exp/amber:
## colour_change
module colour_change #
(
    parameter DATA_WIDTH = 24  
)
(
    input  wire                   clk,
    input  wire                   n_rst,
    input  wire [DATA_WIDTH-1:0] i_vid_data,
    input  wire                  i_vid_hsync,
    input  wire                  i_vid_vsync,
    input  wire                  i_vid_VDE,
    output reg [DATA_WIDTH-1:0] o_vid_data,
    output reg                  o_vid_hsync,
    output reg                  o_vid_vsync,
    output reg                  o_vid_VDE,
    input wire [3:0] btn,
    input wire [3:0] sw,
    output wire [3:0] led 
);
Settings: LEC_CHECK=0, CAP_MARGIN=20, CORE_ASPECT_RATIO=0.65, CORE_MARGIN=2, CORE_UTILIZATION=40, GPL_TIMING_DRIVEN=0, SETUP_SLACK_MARGIN=5.0, SLEW_MARGIN=25; clock period 20.0 ns.
run.sh (not shown) runs the stock make flow with config.mk's settings and CLKGATE_MAP_FILE=.
> inputs changed (exp/amber -> exp/pepper)
Settings: PLACE_DENSITY newly set to 0.82; SLEW_MARGIN changed from 25 to 20; CORE_UTILIZATION changed from 40 to 25; CTS_CLUSTER_DIAMETER newly set to 281; ABC_AREA newly set to 0; GPL_TIMING_DRIVEN removed (was 0); SETUP_SLACK_MARGIN removed (was 5.0); CTS_CLUSTER_SIZE newly set to 99; CORE_ASPECT_RATIO changed from 0.65 to 0.5.
## What came out
exp/pepper completed end to end with timing, DRC and antenna clean.
Relative to exp/amber, exp/pepper improves HPWL reported at the end of detailed placement.
Sort exp/pepper and exp/amber by core utilization, descending, and exp/amber comes first.
Relative to exp/amber, exp/pepper improves worst hold margin.
Compare exp/pepper and exp/amber | worst clock skew on the final layout higher: exp/amber
Summary of exp/pepper over exp/amber: fraction of the cycle the final worst path needs now larger.
Going from exp/amber to exp/pepper, detail-routed net length per standard cell now smaller, normalized max-slew margin now smaller, critical-path maximum fanout now larger, critical path depth now smaller.
What exp/quartz does differently from exp/pepper at the input level:
Settings: putting CELL_PAD_IN_SITES_DETAIL_PLACEMENT at 2 where nothing was set; swapping 0.5 for 0.65 in CORE_ASPECT_RATIO; swapping 99 for 40 in CTS_CLUSTER_SIZE; clearing PLACE_DENSITY, which used to be 0.82; putting GPL_ROUTABILITY_DRIVEN at 1 where nothing was set; putting TNS_END_PERCENT at 35 where nothing was set; clearing CTS_CLUSTER_DIAMETER, which used to be 281; swapping 20 for 25 in SLEW_MARGIN; putting GPL_TIMING_DRIVEN at 1 where nothing was set; putting SETUP_SLACK_MARGIN at 5.0 where nothing was set; swapping 25 for 40 in CORE_UTILIZATION; putting HOLD_SLACK_MARGIN at -0.09 where nothing was set; clearing ABC_AREA, which used to be 0; swapping 20 for 5 in CAP_MARGIN.
--- outcome ---
exp/quartz: GRT-0232 in 5_1_grt -> run aborted. Post-placement worst setup slack delta for exp/quartz relative to exp/pepper: 1.77 ns lower. NOTE placed instance count exp/pepper->exp/quartz decreased by more than 10%. Number of gates resized after cts delta for exp/quartz relative to exp/pepper: 649 higher. The die used by exp/quartz is smaller than the one used by exp/pepper.
Inputs modified between exp/quartz and exp/tundra:
Settings: SETUP_SLACK_MARGIN no longer set, was 5.0; TNS_END_PERCENT no longer set, was 35; GPL_ROUTABILITY_DRIVEN now 0, was 1; CORE_ASPECT_RATIO no longer set, was 0.65; SLEW_MARGIN now 35, was 25; CAP_MARGIN now 20, was 5; CTS_CLUSTER_SIZE no longer set, was 40; HOLD_SLACK_MARGIN no longer set, was -0.09; GPL_TIMING_DRIVEN now 0, was 1; CELL_PAD_IN_SITES_DETAIL_PLACEMENT no longer set, was 2.
--- outcome ---
In the summary table, exp/quartz is marked failed, with error GRT-0232 raised in 5_1_grt.
exp/tundra: no failed stages, no open violations at the end
Summary: with exp/quartz as the reference, detailed placer's ending HPWL in exp/tundra moved down by more than a quarter.
Per the comparison of exp/tundra with exp/quartz, cell row count rose about 24%, post-cts sizing count fell 649.
Input-level comparison between exp/nickel and exp/tundra:
Settings: CORE_UTILIZATION: 40 -> 58; ABC_AREA: unset -> 0; GPL_ROUTABILITY_DRIVEN: 0 -> unset; PLACE_DENSITY: unset -> 0.82; GPL_TIMING_DRIVEN: 0 -> unset; CTS_CLUSTER_DIAMETER: unset -> 281; SLEW_MARGIN: 35 -> 20; CTS_CLUSTER_SIZE: unset -> 99; TNS_END_PERCENT: unset -> 15.
Findings:
Cmp exp/tundra and exp/nickel / met3 usage in global routing / lower: exp/tundra
Between exp/nickel and exp/tundra, the maximum frequency figures differ only marginally.
Total area of multi-input combinational cells delta (exp/tundra -> exp/nickel): insignificant

The RTL this note starts from:
==> flow/design.v <==
`timescale 1ns / 1ps
module skin_detection(
    input clk,
    input n_rst,
    input [23:0] i_vid_data,
    input i_vid_hsync,
    input i_vid_vsync,
    input i_vid_VDE,
    input [3:0] sw,
    output reg [23:0] o_vid_data,
    output reg o_vid_hsync,
    output reg o_vid_vsync,
    output reg o_vid_VDE
);
    localparam [7:0] skin_y = 8'd80;
    localparam [7:0] skin_cb_min = 8'd70;  
    localparam [7:0] skin_cb_max = 8'd135;  
    localparam [7:0] skin_cr_min = 8'd120;  
    localparam [7:0] skin_cr_max = 8'd180;   
    reg signed [8:0] y, ytemp;
    reg signed [8:0] cb;
    reg signed [8:0] cr;
    reg signed [8:0] rtemp,gtemp,btemp, rtemp2, gtemp2, btemp2;
    localparam [7:0] r  = 8'd255;
    localparam [7:0] g = 8'd0;
    localparam [7:0] b = 8'd255;
    wire [7:0] red, green, blue;
    assign {red, blue, green} = i_vid_data;
    wire hsync = i_vid_hsync;
    wire vsync = i_vid_vsync;
    wire VDE = i_vid_VDE;
    always @(posedge clk) begin
        if(sw == 4'd1) begin
        ytemp <= 16+ (256*red+green*645+blue*98)/1000;
        cb <= (577*(btemp-ytemp))/1000+128;
        cr <= (713*(rtemp-ytemp))/1000+128;
        y <= ytemp;
        rtemp <= red;
        gtemp <= green;
        btemp <= blue;
        rtemp2 <= rtemp;
        gtemp2 <= gtemp;
        btemp2 <= btemp;
        if(y > skin_y && skin_cb_min < cb && skin_cb_max > cb && skin_cr_min < cr && skin_cr_max > cr) begin
            o_vid_data[23:16] <= rtemp2;
            o_vid_data[15:8] <= btemp2;
            o_vid_data[7:0] <= gtemp2;
        end else begin
            o_vid_data[23:16] <= r;
            o_vid_data[15:8] <= b;
            o_vid_data[7:0] <= g;
        end
        o_vid_hsync <=  hsync;
        o_vid_vsync <=  vsync;
        o_vid_VDE <=  VDE;
    end
    end
endmodule
`timescale 1ns / 1ps
module inversion(
    input clk,
    input n_rst,
    input [23:0] i_vid_data,
    input i_vid_hsync,
    input i_vid_vsync,
    input i_vid_VDE,
    input [3:0] sw,
    output reg [23:0] o_vid_data,
    output reg o_vid_hsync,
    output reg o_vid_vsync,
    output reg o_vid_VDE
);
    wire [7:0] red, green, blue;
    assign {red, green, blue} = i_vid_data;
 always @(posedge clk) begin
        if(sw == 4'd2) begin
            o_vid_data[23:16] <= 255-red;
            o_vid_data[15:8] <= 255-green;
            o_vid_data[7:0] <= 255-blue;
        end
        o_vid_hsync <= i_vid_hsync;
        o_vid_vsync <=  i_vid_vsync;
        o_vid_VDE <=  i_vid_VDE;
        end
endmodule
`timescale 1ns / 1ps
module position(
input clk,
    input n_rst,
    input [23:0] i_vid_data,
    input i_vid_hsync,
    input i_vid_vsync,
    input i_vid_VDE,
    input [3:0] sw,
    output reg [23:0] o_vid_data,
    output reg o_vid_hsync,
    output reg o_vid_vsync,
    output reg o_vid_VDE
);
    wire [7:0] red, green, blue;
    reg [16:0] vcount, hcount;
    reg [16:0] vcount_q, hcount_q;
    assign {red, blue, green} = i_vid_data;
    always @* begin
        hcount = hcount_q;
        vcount = vcount_q;
        if(!n_rst) begin
            hcount = 0;
            vcount = 0;
        end else
            if(i_vid_VDE) begin
        if(hcount_q>=16'd1919) begin
            hcount = 0;
            if(vcount_q>=16'd1079)
                vcount =0;
         else vcount = vcount_q +1;
    end else hcount = hcount_q +1;
    end
    end
    always @(posedge clk) begin
        hcount_q <= hcount;
        vcount_q <= vcount;
    end
    wire [7:0] grey = (3*red)/100 + (59*green)/100 + (11*blue)/100;
     always @(posedge clk) begin
           if(sw == 4'd3) begin
             if (hcount > 200 && hcount < 800) begin
                o_vid_data[23:16] <= grey;
                 o_vid_data[15:8] <= grey; 
                 o_vid_data[7:0] <= grey;         
           end
           else
             o_vid_data <= i_vid_data;
           end
           o_vid_hsync <= i_vid_hsync;
           o_vid_vsync <=  i_vid_vsync;
           o_vid_VDE <=  i_vid_VDE;
           end
endmodule
`timescale 1ns / 1ps
module colour_change #
(
    parameter DATA_WIDTH = 24  
)
(
    input  wire                   clk,
    input  wire                   n_rst,
    input  wire [DATA_WIDTH-1:0] i_vid_data,
    input  wire                  i_vid_hsync,
    input  wire                  i_vid_vsync,
    input  wire                  i_vid_VDE,
    output reg [DATA_WIDTH-1:0] o_vid_data,
    output reg                  o_vid_hsync,
    output reg                  o_vid_vsync,
    output reg                  o_vid_VDE,
    input wire [3:0] btn,
    input wire [3:0] sw,
    output wire [3:0] led 
);
 assign led = 4'd0;
 wire [23:0] out1, out2,out3;
   wire hsync, vsync, vde, hsync2, vsync2, vde2, hsync3, vsync3, vde3;
   always@* begin
       case(sw)
           4'd1:begin o_vid_data=out1;
           o_vid_hsync = hsync;
           o_vid_vsync = vsync;
           o_vid_VDE = vde;
           end
           4'd2: begin 
            o_vid_data=out2;
            o_vid_hsync = hsync2;
            o_vid_vsync = vsync2;
            o_vid_VDE = vde2;
           end
           4'd3: begin 
           o_vid_data=out3;
           o_vid_hsync = hsync3;
           o_vid_vsync = vsync3;
           o_vid_VDE = vde3;
          end
          default: begin
           o_vid_data=i_vid_data;
           o_vid_hsync = i_vid_hsync;
           o_vid_vsync = i_vid_vsync;
           o_vid_VDE = i_vid_VDE;
           end
       endcase
   end
   skin_detection skin(.clk(clk), .n_rst(n_rst), .i_vid_data(i_vid_data), .i_vid_hsync(i_vid_hsync), .i_vid_vsync(i_vid_vsync), .i_vid_VDE(i_vid_VDE), .o_vid_data(out1), .o_vid_hsync(hsync), .o_vid_vsync(vsync), .o_vid_VDE(vde), .sw(sw));
   inversion inverse(.clk(clk), .n_rst(n_rst), .i_vid_data(i_vid_data), .i_vid_hsync(i_vid_hsync), .i_vid_vsync(i_vid_vsync), .i_vid_VDE(i_vid_VDE), .o_vid_data(out2), .o_vid_hsync(hsync2), .o_vid_vsync(vsync2), .o_vid_VDE(vde2), .sw(sw));
   position pos(.clk(clk), .n_rst(n_rst), .i_vid_data(i_vid_data), .i_vid_hsync(i_vid_hsync), .i_vid_vsync(i_vid_vsync), .i_vid_VDE(i_vid_VDE), .o_vid_data(out3), .o_vid_hsync(hsync3), .o_vid_vsync(vsync3), .o_vid_VDE(vde3), .sw(sw));
endmodule
clock: 29.6 ns
lec_check: 0
abc_area: 0
cap_margin: 0
cell_pad_in_sites_detail_placement: 1
cell_pad_in_sites_global_placement: 1
core_margin: 10
core_utilization: 47
cts_cluster_diameter: 369
cts_cluster_size: 79
gpl_routability_driven: 0
min_routing_layer: met2
place_density_lb_addon: 0.04
setup_slack_margin: 5.0
slew_margin: 20
tns_end_percent: 35
Edit:
==> flow/config.mk (replaced) <==
export PLATFORM = sky130hd
export DESIGN_NAME = colour_change
export DESIGN_NICKNAME = colour_change
export VERILOG_FILES = /design/flow/design.v
export SDC_FILE = /design/flow/constraint.sdc
export NUM_CORES = 4
export LEC_CHECK = 0
export CAP_MARGIN = 20
export CORE_MARGIN = 2
export CORE_UTILIZATION = 68
export SLEW_MARGIN = 20
==> flow/constraint.sdc (replaced) <==
create_clock -name core_clock -period 18.1 [get_ports {clk}]
set_input_delay 3.6200 -clock core_clock [delete_from_list [all_inputs] [get_ports {clk}]]
set_output_delay 3.6200 -clock core_clock [all_outputs]
set_load 0.01 [all_outputs]
Wire length goes down by about a fifth; setup slack loses 8.1 ns; final area drops slightly; critical path depth went down by 1; clock skew drops by 0.0042 ns; non-clock buffer count climbs by 12; utilization rose by 23 points.
Edit:
--- a/flow/config.mk
+++ b/flow/config.mk
@@ -10 +10 @@
-export CORE_UTILIZATION = 68
+export CORE_UTILIZATION = 40
==> flow/constraint.sdc (replaced) <==
create_clock -name core_clock -period 20.0 [get_ports {clk}]
set_input_delay 4.0000 -clock core_clock [delete_from_list [all_inputs] [get_ports {clk}]]
set_output_delay 4.0000 -clock core_clock [all_outputs]
set_load 0.01 [all_outputs]
Outcome: Utilization drops by 30 points; area after synthesis is unchanged; count of clock-buffer cells in the layout is unchanged; final area climbs by 0.62%; setup slack improved by 1.4 ns; hold slack barely changes; via count drops by 5.3%; routed wire length drops by 2.0%.

run A:
Starts from the design.v that is shown in full above.
clock: 12.2 ns
lec_check: 0
abc_area: 1
cap_margin: 0
core_margin: 2
core_utilization: 72
setup_slack_margin: -0.76
slew_margin: 20
Completing all stages was not enough for run A: its layout failed the final checks because of negative setup slack.
## Diff of input files: run B against run A
Settings: swapping -0.76 for 2.15 in SETUP_SLACK_MARGIN; putting PLACE_DENSITY_LB_ADDON at 0.11 where nothing was set; swapping 0 for 20 in CAP_MARGIN; swapping 12.2 for 13.4 in the clock period (ns, I/O delays scaled along).
Notes after the runs:
Per the comparison of run B with run A, adder-cell share of the synthesized area saw little to no change, post-synthesis xor/xnor area fraction comparable, placed instance area fell by 3.8%, post-CTS resize count climbed 467. Re setup fix buffers added after clock tree synthesis: run B and run A aren't equal, and the higher value belongs to run B. Run B terminated abnormally: 5_1_grt reported DPL-0038. Re detailed placer's ending HPWL: run B is 3.9% down on run A. The higher total instance count after detailed placement of run B and run A is in run A.
[inputs] run C vs run B
Settings: CTS_CLUSTER_SIZE now 98, previously not set; SETUP_SLACK_MARGIN no longer set, was 2.15; CTS_CLUSTER_DIAMETER now 184, previously not set; PLACE_DENSITY_LB_ADDON no longer set, was 0.11.
Results
Cmp run C vs run B: placer congestion estimate lower in run C. Diff run B -> run C: estimated wirelength of the detail-placed design went down 1.2%; total die size held; total instance count after detailed placement went up 12. Worst-case setup slack after placement on run C is behind run B. Comparing run B against run C, there is no change at all in post-synthesis chip area from yosys. Having completed the whole flow, run C delivered a layout that passed the timing, DRC and antenna checks. Post-CTS setup buffer count: run C vs run B down 210. Against run B, run C comes in 468 lower on count of instances resized after the clock tree is built.

RTL: the design.v shown in full above, as it stands there.
Settings: LEC_CHECK=0, CAP_MARGIN=20, CORE_MARGIN=2, CORE_UTILIZATION=19, SLEW_MARGIN=20; clock period 22.0 ns.
Then changed:
Settings changed: CORE_UTILIZATION 19 to 65.
Clock period 22.0 ns to 15.8 ns, I/O delays scaled along.
=> The new run passed the timing, DRC and antenna checks. Synthesized cell count is unchanged. Design area hardly moves. Register-to-register slack loses 3400 ps. Core utilization is higher by 52 points. Clock skew barely changes. Worst setup slack loses 2500 ps. Global-route usage is higher by 22 points. Final cell count is lower by 23%. Via count is higher by 5.4%. Clock-buffer cell count stays the same. Sequential share of layout area is about the same.
Then changed:
Settings changed: CORE_UTILIZATION 65 to 37, CTS_CLUSTER_DIAMETER set to 384, CTS_CLUSTER_SIZE set to 99.
Clock period 15.8 ns to 20.0 ns, I/O delays scaled along.
=> Setup slack improves by 1100 ps; synthesized cell count stays the same; cell area decreases by a few percent; routed wire length barely changes; clock-buffer cell count stays the same; critical path depth goes down by 8; non-clock buffer count is lower by 121; global-route usage came out lower by 13 points; hold slack is about the same.
Then changed:
Settings changed: CAP_MARGIN 20 to 5, CELL_PAD_IN_SITES_DETAIL_PLACEMENT set to 1, CORE_ASPECT_RATIO set to 0.65, CORE_UTILIZATION 37 to 40, CTS_CLUSTER_DIAMETER 384 to unset, CTS_CLUSTER_SIZE 99 to 40, GPL_ROUTABILITY_DRIVEN set to 1, GPL_TIMING_DRIVEN set to 0, HOLD_SLACK_MARGIN set to -0.09, SETUP_SLACK_MARGIN set to 5.0, SLEW_MARGIN 20 to 25, TNS_END_PERCENT set to 90.
=> Cell count rose by a few percent. Clock skew rose by 14 ps. Clock-buffer cell count rose by 1. Via count rose by about a fifth. Utilization rose by 12 points. First-iteration DRC count rose by a quarter to a third. Sequential cell count stays the same. Register-to-register slack is better by 2700 ps. Wire length rose by well over a third.
